==> flow/design.v (excerpt) <==
module riscv_forwarding_pipeline #(parameter INITIAL_PC = 32'h00400000)
(clk, rst, instruction, dReadData, PC, iMemRead, dAddress, dWriteData, MemRead, MemWrite);
    input wire logic clk, rst;
    input wire logic [31:0] instruction, dReadData;
    output logic iMemRead, MemRead, MemWrite;
    output logic [31:0] PC, dAddress, dWriteData;
localparam[3:0] ALUOP_AND = 4'b0000;
localparam[3:0] ALUOP_OR = 4'b0001;
localparam[3:0] ALUOP_ADD = 4'b0010;
localparam[3:0] ALUOP_SUB = 4'b0011;
localparam[3:0] ALUOP_LT = 4'b0111;
localparam[3:0] ALUOP_XOR = 4'b1101;
    localparam [31:0] PC_INIT = 32'h00400000;
    localparam [19:0] IMM_ONES = 20'hfffff;
    localparam [19:0] IMM_ZEROS = 20'h00000;
    localparam ZERO_HI = 1'b1;
    localparam ZERO_LOW = 1'b0;
    localparam LOAD_PC_HIGH = 1'b1;
    localparam [6:0] BRANCH_OPCODE = 7'b1100011;
    localparam [6:0] R_TYPE_OPCODE = 7'b0110011;
    localparam [6:0] LOAD_OPCODE = 7'b0000011;
    localparam [6:0] IMM_OPCODE = 7'b0010011;
    localparam [6:0] STORE_OPCODE = 7'b0100011;
  ...
Size in the first run: roughly 8200 cells after synthesis, ~1400 flip-flops, ~170 I/O pins, about 0.072 sq mm of cells after synthesis.
export LEC_CHECK = 0
export ABC_AREA = 1
export CAP_MARGIN = 5
export CELL_PAD_IN_SITES_DETAIL_PLACEMENT = 2
export CELL_PAD_IN_SITES_GLOBAL_PLACEMENT = 1
export CORE_MARGIN = 3
export CORE_UTILIZATION = 17
export GPL_ROUTABILITY_DRIVEN = 1
export HOLD_SLACK_MARGIN = 0.05
export MAX_ROUTING_LAYER = met4
export MIN_ROUTING_LAYER = met2
export PLACE_DENSITY = 0.88
export SLEW_MARGIN = 20
create_clock -name core_clock -period 6.84 [get_ports {clk}]
run.sh (not shown) runs the stock make flow with config.mk's settings and CLKGATE_MAP_FILE=.
The starting point ended with an error in 5_1_grt with GRT-0116.
Edit:
Settings changed: ABC_AREA 1 to unset, CAP_MARGIN 5 to 20, CELL_PAD_IN_SITES_DETAIL_PLACEMENT 2 to unset, CELL_PAD_IN_SITES_GLOBAL_PLACEMENT 1 to unset, CORE_MARGIN 3 to 2, CORE_UTILIZATION 17 to 72, CTS_CLUSTER_SIZE set to 36, GPL_ROUTABILITY_DRIVEN 1 to unset, HOLD_SLACK_MARGIN 0.05 to -0.09, MAX_ROUTING_LAYER met4 to unset, MIN_ROUTING_LAYER met2 to unset, PLACE_DENSITY 0.88 to 0.64, SETUP_SLACK_MARGIN set to -0.3.
Clock period 6.84 ns to 4.04 ns, I/O delays scaled along.
Outcome: Now the flow produced a layout that fails on setup timing; die size is lower by about 80%; area after synthesis is lower by 5.7%; synthesized cell count is lower by 36%.
Edit:
Settings changed: ABC_AREA set to 1, CAP_MARGIN 20 to 15, CTS_CLUSTER_DIAMETER set to 203, CTS_CLUSTER_SIZE 36 to unset, HOLD_SLACK_MARGIN -0.09 to 0.3, MAX_ROUTING_LAYER set to met4, PLACE_DENSITY 0.64 to unset, PLACE_DENSITY_LB_ADDON set to 0.06, SETUP_SLACK_MARGIN -0.3 to 1.01, TNS_END_PERCENT set to 60.
Clock period 4.04 ns to 3.59 ns, I/O delays scaled along.
Result: Now the flow did not get past 5_1_grt; synthesized cell count goes up by 57%; die size goes up by 6.0%; synthesized area goes up by 6.1%.
Edit:
Settings changed: ABC_AREA 1 to unset, CAP_MARGIN 15 to 20, CTS_CLUSTER_DIAMETER 203 to unset, CTS_CLUSTER_SIZE set to 36, HOLD_SLACK_MARGIN 0.3 to unset, MAX_ROUTING_LAYER met4 to unset, PLACE_DENSITY set to 0.64, PLACE_DENSITY_LB_ADDON 0.06 to unset, SETUP_SLACK_MARGIN 1.01 to unset, TNS_END_PERCENT 60 to unset.
Clock period 3.59 ns to 4.21 ns, I/O delays scaled along.
=> The changed run ran to the end with violations: setup timing; synthesized cell count is lower by 36%; area after synthesis decreases by 5.7%; die size fell by 5.7%.

---

v12:
riscv_forwarding_pipeline again, from the RTL that the note above started with.
Settings: LEC_CHECK=0, CAP_MARGIN=20, CORE_MARGIN=2, CORE_UTILIZATION=72, CTS_CLUSTER_SIZE=36, HOLD_SLACK_MARGIN=-0.08, PLACE_DENSITY=0.64, SETUP_SLACK_MARGIN=1.07, SLEW_MARGIN=20; clock period 4.62 ns.
v12: all stages done; final checks FAILED (negative setup slack).
#### Input delta (v55 over v12)
Settings: CTS_CLUSTER_SIZE: 36 -> unset; PLACE_DENSITY: 0.64 -> unset; HOLD_SLACK_MARGIN: -0.08 -> unset; SETUP_SLACK_MARGIN: 1.07 -> unset; the clock period (ns, I/O delays scaled along): 4.62 -> 6.2.
==> comparison <==
v55: done, clean on timing, DRC and antenna
When v55 is set beside v12, its layout overhead on the synthesized area turns out to be 8.8 points smaller.
v55 vs. v12: length of routed met2 wiring lower, global-route usage lower, final standard cell count with taps included and fillers excluded lower, post-route worst setup slack higher, post-placement worst setup slack higher.
The count of clock-net buffers in the final layout in v55 sits 2 above the value recorded for v12.
## Diff of input files: v21 against v55
Settings: setting PLACE_DENSITY to 0.7 for the first time; setting SETUP_SLACK_MARGIN to 1.16 for the first time; setting CTS_CLUSTER_SIZE to 25 for the first time; changing the clock period (ns, I/O delays scaled along) from 6.2 to 4.47.
Findings:
v21: all stages done; final checks FAILED (negative setup slack). From v55 to v21 the numbers moved as follows: total wire length grew by 13%, final worst-path setup slack went down 920 ps. Wire length of the first global-routing pass was lower in the run labelled v55. v55 vs v21, worst setup path startpoint: wb_regWriteAddr[1]$_SDFF_PP0_ vs mem_regWriteAddr[2]$_SDFF_PP0_. When v21 is set beside v55, its post-route core utilization turns out to be 6.3 points larger.
The inputs of v27 differ from those of v21 as listed below.
Settings: CORE_ASPECT_RATIO: unset -> 1.65; GPL_TIMING_DRIVEN: unset -> 1; HOLD_SLACK_MARGIN: unset -> 0.28; MIN_ROUTING_LAYER: unset -> met1; GPL_ROUTABILITY_DRIVEN: unset -> 0; SETUP_SLACK_MARGIN: 1.16 -> unset; PLACE_DENSITY: 0.7 -> unset; ABC_AREA: unset -> 1; CTS_CLUSTER_SIZE: 25 -> unset; CTS_CLUSTER_DIAMETER: unset -> 207; CORE_UTILIZATION: 72 -> 28; CORE_MARGIN: 2 -> 3; the clock period (ns, I/O delays scaled along): 4.47 -> 3.62.
--- outcome ---
v27 reports a higher total power than v21 does.
When v27 is measured against v21, its synthesis area per yosys turns out 6.1% higher.
In the metrics for v27 and v21, the one carrying the higher tightest slew margin relative to the limit is v21.
Going from v21 to v27, core area now larger; critical path depth now smaller; final area now larger; placed cell count now larger; post-route worst hold slack now smaller.
The ratio of routed vias to standard cells of v27 falls short of that of v21 by about 28%.
Note that the synthesized area recorded for v27 amounts to 1.06 times the value seen in v21.
Not one of v21 and v27 finished clean.
Complete run, failing final checks: v27, reason negative setup slack.
v21 -> stages 100% | layout checks FAIL | negative setup slack
Lower fill cell instance count of the final layout among v27 and v21: v21
Inputs modified between v27 and v37:
Settings: GPL_ROUTABILITY_DRIVEN no longer set, was 0; CORE_MARGIN now 2, was 3; HOLD_SLACK_MARGIN now -0.1, was 0.28; GPL_TIMING_DRIVEN no longer set, was 1; CTS_CLUSTER_SIZE now 35, previously not set; SETUP_SLACK_MARGIN now 1.19, previously not set; MAX_ROUTING_LAYER now met4, previously not set; CORE_UTILIZATION now 72, was 28; PLACE_DENSITY now 0.7, previously not set; CTS_CLUSTER_DIAMETER no longer set, was 207; ABC_AREA no longer set, was 1; MIN_ROUTING_LAYER no longer set, was met1; CORE_ASPECT_RATIO no longer set, was 1.65; the clock period (ns, I/O delays scaled along) now 4.54, was 3.62.
==> comparison <==
- v27 and v37: no clean run
- In the reports for v27 and v37, the smaller number of iterations in the first detailed-routing pass belongs to v27.
- Looking only at number of filler instances in the final layout, and setting everything else aside, the higher value of v27 and v37 goes to v27.
- Taking v27 as the reference, in v37 required arrival time at the worst endpoint climbed 820 ps, final area dropped about 9%, post-route minimum period climbed 420 ps, count of inserted tapcells dropped 2092.

---

Starting RTL as in the previous note.
clock: 3.8 ns
lec_check: 0
cap_margin: 20
core_margin: 2
core_utilization: 58
slew_margin: 20
The baseline reached the layout checks and failed them: setup timing.
Rerun with:
- CORE_UTILIZATION: 58 -> 40
- SETUP_SLACK_MARGIN: not set -> -0.53
- clock period: 3.8 -> 6.2 ns (I/O delays scaled with it)
Effect: The new run passed the timing, DRC and antenna checks; count of clock-buffer cells in the layout increases by 9; via count decreases by a few percent; first-iteration DRC count falls by roughly a tenth; sequential power falls by well over a third; critical path depth decreases by 2; total power shrinks by well over a third; die area came out higher by well over a third; register-to-register slack is better by 1.6 ns; design area fell by a few percent; core utilization drops by 25 points.
Rerun with:
- CAP_MARGIN: 20 -> 15
- CORE_UTILIZATION: 40 -> 45
- CTS_CLUSTER_DIAMETER: not set -> 203
- HOLD_SLACK_MARGIN: not set -> 0.3
- MAX_ROUTING_LAYER: not set -> met4
- PLACE_DENSITY_LB_ADDON: not set -> 0.28
- SETUP_SLACK_MARGIN: -0.53 -> not set
- TNS_END_PERCENT: not set -> 20
- clock period: 6.2 -> 3.91 ns (I/O delays scaled with it)
Outcome: The changed run completed and failed the layout checks on setup timing. Die size went down by 11%. Routed wire length went up by 0.82%. Worst hold slack is about the same. Area after synthesis does not change. Final area went up by 6.6%. Count of clock-buffer cells in the layout went down by 16. Sequential power went up by 59%. Sequential cell count is unchanged. Critical path depth went up by 12. Total power went up by 66%. Non-clock buffer count went up by 514.
Rerun with:
- CAP_MARGIN: 15 -> 25
- CELL_PAD_IN_SITES_GLOBAL_PLACEMENT: not set -> 1
- CORE_MARGIN: 2 -> 3
- CORE_UTILIZATION: 45 -> 40
- CTS_CLUSTER_DIAMETER: 203 -> not set
- HOLD_SLACK_MARGIN: 0.3 -> not set
- MAX_ROUTING_LAYER: met4 -> not set
- PLACE_DENSITY: not set -> 0.88
- PLACE_DENSITY_LB_ADDON: 0.28 -> not set
- TNS_END_PERCENT: 20 -> not set
- clock period: 3.91 -> 6.84 ns (I/O delays scaled with it)
Outcome: The new run ran to the end with no violations. Total power is lower by 47%. Area after synthesis does not change. Wire length is lower by 4.4%. Utilization is lower by 9.8 points. Cell area is lower by 7.7%. Sequential power is lower by 43%. Hold slack got worse by 0.0037 ns. Cell count is lower by 5.2%. Sequential share of layout area is higher by 3.8 points. First-iteration DRC count is lower by 4.1%. Worst setup slack improved by 1.9 ns.

---

build 24:
Starting RTL as in the previous note.
Settings: LEC_CHECK=0, ABC_AREA=1, CAP_MARGIN=15, CORE_MARGIN=2, CORE_UTILIZATION=66, CTS_CLUSTER_DIAMETER=203, HOLD_SLACK_MARGIN=0.3, MAX_ROUTING_LAYER=met4, PLACE_DENSITY_LB_ADDON=0.06, SLEW_MARGIN=20, TNS_END_PERCENT=60; clock period 3.59 ns.
Build 24 finished all stages; however, its layout fails the closing checks, the failures being setup timing.
Setup changes, build 24 to build 50
# build 24
export LEC_CHECK = 0
export ABC_AREA = 1
export CAP_MARGIN = 15
export CORE_MARGIN = 2
export CORE_UTILIZATION = 66
export CTS_CLUSTER_DIAMETER = 203
export HOLD_SLACK_MARGIN = 0.3
export MAX_ROUTING_LAYER = met4
export PLACE_DENSITY_LB_ADDON = 0.06
export SLEW_MARGIN = 20
export TNS_END_PERCENT = 60
create_clock -name core_clock -period 3.59 [get_ports {clk}]
# build 50
export LEC_CHECK = 0
export CAP_MARGIN = 15
export CORE_MARGIN = 2
export CORE_UTILIZATION = 70
export CTS_CLUSTER_DIAMETER = 57
export CTS_CLUSTER_SIZE = 39
export HOLD_SLACK_MARGIN = 0.3
export MAX_ROUTING_LAYER = met4
export PLACE_DENSITY = 0.65
export SETUP_SLACK_MARGIN = 0.97
export SLEW_MARGIN = 20
export TNS_END_PERCENT = 20
create_clock -name core_clock -period 3.44 [get_ports {clk}]
Findings:
- What ended build 50 was a tool error in global routing; the run never finished.
- Detailed placer's ending HPWL, build 50 and build 24: lower on build 50
- Chip height in build 50 vs build 24: down about 5.7%
- Build 50 vs build 24: setup slack after placement down in build 50
- Summary: die area, build 50 better than build 24
- Taking build 24 as the reference, in build 50 total number of H-tree levels has decreased; number of standard cells reported by yosys has decreased.
- Per the comparison of build 50 with build 24, total clock buffers created by CTS has decreased; overall die width has decreased.
#### Input delta (build 72 over build 50)
# build 50
export LEC_CHECK = 0
export CAP_MARGIN = 15
export CORE_MARGIN = 2
export CORE_UTILIZATION = 70
export CTS_CLUSTER_DIAMETER = 57
export CTS_CLUSTER_SIZE = 39
export HOLD_SLACK_MARGIN = 0.3
export MAX_ROUTING_LAYER = met4
export PLACE_DENSITY = 0.65
export SETUP_SLACK_MARGIN = 0.97
export SLEW_MARGIN = 20
export TNS_END_PERCENT = 20
create_clock -name core_clock -period 3.44 [get_ports {clk}]
# build 72
export LEC_CHECK = 0
export CAP_MARGIN = 20
export CORE_MARGIN = 2
export CORE_UTILIZATION = 57
export SLEW_MARGIN = 20
create_clock -name core_clock -period 3.45 [get_ports {clk}]
Findings:
- Build 72 finished all stages; however, its layout fails the closing checks, the failures being setup timing.
- Relative to build 50, final weighted congestion in routability-driven placement decreased by 2.2% in build 72.
- Build 72 vs. build 50: site row count now sits higher; die extent in x now sits higher; total of cells resized after clock tree synthesis now sits lower.
- Looking at number of buffers inserted during clock tree synthesis, build 72 sits 40% above build 50.
#### Input delta (build 89 over build 72)
# build 72
export LEC_CHECK = 0
export CAP_MARGIN = 20
export CORE_MARGIN = 2
export CORE_UTILIZATION = 57
export SLEW_MARGIN = 20
create_clock -name core_clock -period 3.45 [get_ports {clk}]
# build 89
export LEC_CHECK = 0
export CAP_MARGIN = 20
export CORE_ASPECT_RATIO = 0.97
export CORE_MARGIN = 2
export CORE_UTILIZATION = 44
export CTS_CLUSTER_DIAMETER = 270
export MAX_ROUTING_LAYER = met4
export MIN_ROUTING_LAYER = met1
export SLEW_MARGIN = 0
create_clock -name core_clock -period 3.85 [get_ports {clk}]
Notes after the runs:
- Net switching fraction of the power ends up higher on build 89.
- Non-clock buffer count shrinks by a few percent when moving from build 72 to build 89.
- Compared with build 72, build 89 shows area of the die that has gone up by more than a quarter.
- STATUS run=build 89 STAGES=ALL_DONE FINAL_CHECKS=FAILED CAUSE=setup timing
- The final reports for build 89 and build 72 show post-CTS setup buffer count higher in the former.
- On sequential cell area, build 72 and build 89 are basically level.
- Comparing total power for build 72 and build 89, the smaller number came from build 89.
- Number of global-route vias before repair (lower): build 89
Power figures rest on the tool's default switching activity, not on a simulated workload.
